Setup of v6:
## radar
 module radar(  input clk, input rst, input echo, input [1:0] boton_cambiar_grados, output done, output trigger,
 output [15:0] distance, output PWM, input ultra);
Size: about 3,700 cells after synthesis, ~120 flip-flops, roughly 25 I/O pins, roughly 22,000 sq um of cells after synthesis.
clock: 15.5 ns
lec_check: 0
abc_area: 1
cap_margin: 20
cell_pad_in_sites_global_placement: 0
core_aspect_ratio: 0.88
core_margin: 2
core_utilization: 72
cts_cluster_diameter: 393
gpl_routability_driven: 0
place_density_lb_addon: 0.01
slew_margin: 20
tns_end_percent: 25
run.sh (not shown) runs the stock make flow with config.mk's settings and CLKGATE_MAP_FILE=.
Status: v6 FAILED at global routing (5_1_grt) (tool error)
Input changes introduced in v7 (baseline for comparison: v6):
# v6
export LEC_CHECK = 0
export ABC_AREA = 1
export CAP_MARGIN = 20
export CELL_PAD_IN_SITES_GLOBAL_PLACEMENT = 0
export CORE_ASPECT_RATIO = 0.88
export CORE_MARGIN = 2
export CORE_UTILIZATION = 72
export CTS_CLUSTER_DIAMETER = 393
export GPL_ROUTABILITY_DRIVEN = 0
export PLACE_DENSITY_LB_ADDON = 0.01
export SLEW_MARGIN = 20
export TNS_END_PERCENT = 25
create_clock -name core_clock -period 15.5 [get_ports {clk}]
# v7
export LEC_CHECK = 0
export ABC_AREA = 1
export CAP_MARGIN = 20
export CELL_PAD_IN_SITES_GLOBAL_PLACEMENT = 0
export CORE_ASPECT_RATIO = 0.5
export CORE_MARGIN = 2
export CORE_UTILIZATION = 64
export CTS_CLUSTER_DIAMETER = 209
export GPL_ROUTABILITY_DRIVEN = 0
export PLACE_DENSITY_LB_ADDON = 0.01
export SETUP_SLACK_MARGIN = 5.0
export SLEW_MARGIN = 20
export TNS_END_PERCENT = 25
create_clock -name core_clock -period 19.3 [get_ports {clk}]
--- outcome ---
v7 vs. v6: floorplan row count shows a reduction of 12; cell count after placement shows a reduction of 46; total of cells resized after clock tree synthesis shows an increase of 510; level count of the clock H-tree shows no meaningful change. v7: PASS, flow complete, no timing, DRC or antenna violations. Initial core utilization delta for v7 relative to v6: 8.2 points lower. v6 and v7 ended up with roughly the same total standard cell area after synthesis.

---

v22:
The RTL this note starts from:
==> flow/design.v <==
`timescale 10ns/1ns
module servo( input clk, input rst, output reg PWM, input [1:0]boton_cambiar_grados );
integer contador;
integer frecuencia;
integer auxContador;
reg C;
always@(posedge clk) begin
if (rst) begin
	PWM<=0;
	contador<=0;
end else begin
PWM<=~boton_cambiar_grados;
	auxContador=auxContador+1;
	if(boton_cambiar_grados==1)
		begin
				contador<= contador +1;                      
				if (contador< 75_000) 
				begin
					PWM <= 1;
				end
				else
				if (contador < 1_900_000)  
				begin
				PWM <= 0;
				end
	end			
	else if(boton_cambiar_grados==2)
		begin
				contador<= contador +1;                      
				if (contador<150_000)  
				begin
					PWM <= 1;
				end
				else
				if (contador < 1_850_000)  
				begin
				PWM <= 0;
				end
	end	
	else if(boton_cambiar_grados==3)
		begin
				contador<= contador +1;                      
				if (contador<240_000)	 
				begin
					PWM <= 1;
				end
				else
				if (contador < 1_800_000)  
				begin
				PWM <= 0;
				end
	end
	if(contador >=2_100_000)  
	begin
		contador <= 0;
	end			
end
end
 endmodule 
module ultrasonido1(input ultra, input clk, input rst, input echo, output reg done, output reg trigger, output reg [15:0] distance);
	parameter divH = 1000; 
	parameter divL = 2000;
	integer countF;
	integer countEcho;
	always @(posedge clk) begin 
		if (rst | ultra) 
		begin 
			countF <= 0;
			trigger <= 0;
		end 
		else 
		begin
			countF <= countF +1;  
			if (countF < divH+1)
				trigger <= 1;
			else
			if (countF < divL+1)
				trigger <= 0;
			else 
				countF <= 0;
		end
	end
	always @(posedge clk) begin
		if (rst) begin
			countEcho <= 0;
			done <= 0;
			distance <= 0;
		end
		else if (echo == 1) begin
			countEcho <= countEcho +1;
			done <= 0;
		end
		else
		begin
			if (echo == 0 & countEcho != 0)	
				distance <= (~countEcho*340)/2000000;
				countEcho <=0;
				done <= 1; 	
		end
	end
endmodule
`timescale 10ns/1ns
 module radar(  input clk, input rst, input echo, input [1:0] boton_cambiar_grados, output done, output trigger,
 output [15:0] distance, output PWM, input ultra);
 servo   servo( .clk (clk), .rst(rst), .PWM(PWM), .boton_cambiar_grados(boton_cambiar_grados));
 ultrasonido1 ultrasonido2( .ultra(ultra), .clk(clk), .rst(rst),  .echo(echo), .done(done), .trigger(trigger),.distance(distance));
 endmodule
==> flow/config.mk <==
export PLATFORM = sky130hd
export DESIGN_NAME = radar
export DESIGN_NICKNAME = radar
export VERILOG_FILES = /design/flow/design.v
export SDC_FILE = /design/flow/constraint.sdc
export NUM_CORES = 4
export LEC_CHECK = 0
export CAP_MARGIN = 20
export CELL_PAD_IN_SITES_DETAIL_PLACEMENT = 2
export CORE_MARGIN = 2
export CORE_UTILIZATION = 40
export CTS_CLUSTER_DIAMETER = 157
export CTS_CLUSTER_SIZE = 55
export MAX_ROUTING_LAYER = met4
export MIN_ROUTING_LAYER = met2
export SLEW_MARGIN = 40
==> flow/constraint.sdc <==
create_clock -name core_clock -period 18.8 [get_ports {clk}]
set_input_delay 3.7600 -clock core_clock [delete_from_list [all_inputs] [get_ports {clk}]]
set_output_delay 3.7600 -clock core_clock [all_outputs]
set_load 0.01 [all_outputs]
For v22, the flow was terminated by a tool error in 5_1_grt and produced no final design.
[inputs] v58 vs v22
- MAX_ROUTING_LAYER removed (was met4)
- ABC_AREA newly set to 1
- SLEW_MARGIN changed from 40 to 20
- MIN_ROUTING_LAYER removed (was met2)
- CTS_CLUSTER_SIZE removed (was 55)
- CORE_UTILIZATION changed from 40 to 69
- CTS_CLUSTER_DIAMETER removed (was 157)
- CELL_PAD_IN_SITES_DETAIL_PLACEMENT removed (was 2)
- the clock period (ns, I/O delays scaled along) changed from 18.8 to 12.0
==> comparison <==
Diff v22 and v58: area fraction in compound gates after synthesis lower in v58
v58 vs. v22: share of the synthesized netlist area taken by xor and xnor gates went down by 7.7 points.
Re cell area after synthesis: v58 is about 10% up on v22.
Looking at largest family of logic cells by area, the simple AND/OR/NAND/NOR gates result is from v58; the AND-OR/OR-AND gates one comes from v22.
Post-synthesis async set-or-reset flop share came out exactly the same in v22 and v58.
Against v22, core outline area in v58 came out better.
From v22 to v58 the numbers moved as follows: synthesized cell count picked up an extra about 37%; die boundary width lost 20%; count of placed standard cells including taps picked up an extra 37%.
4_1_cts: v58 exited with error
--- input diff v58..v33 ---
- CTS_CLUSTER_SIZE now 10, previously not set
- CORE_UTILIZATION now 72, was 69
- PLACE_DENSITY_LB_ADDON now 0.05, previously not set
- TNS_END_PERCENT now 15, previously not set
- the clock period (ns, I/O delays scaled along) now 16.8, was 12.0
Findings:
v33: flow completed, timing, DRC and antenna clean
Delta (v33 minus v58): number of cells in the design after placement shows a reduction of about 16%, post-place setup slack has increased, synthesis area per yosys shows no meaningful change, width of the die shrank by 2.1%, area after synthesis essentially unchanged.
#### Input delta (v18 over v33)
- PLACE_DENSITY_LB_ADDON: 0.05 -> unset
- CTS_CLUSTER_DIAMETER: unset -> 348
- TNS_END_PERCENT: 15 -> 10
- CTS_CLUSTER_SIZE: 10 -> 100
- PLACE_DENSITY: unset -> 0.87
- the clock period (ns, I/O delays scaled along): 16.8 -> 13.9
Notes after the runs:
v18 did not finish; a tool error ended it in 4_1_cts. Fraction of registers with async set/reset came out exactly the same in v33 and v18. Delta (v18 minus v33): count of buffers inserted at the top-level ports held; total instance count after detailed placement now larger; net count after synthesis held steady.
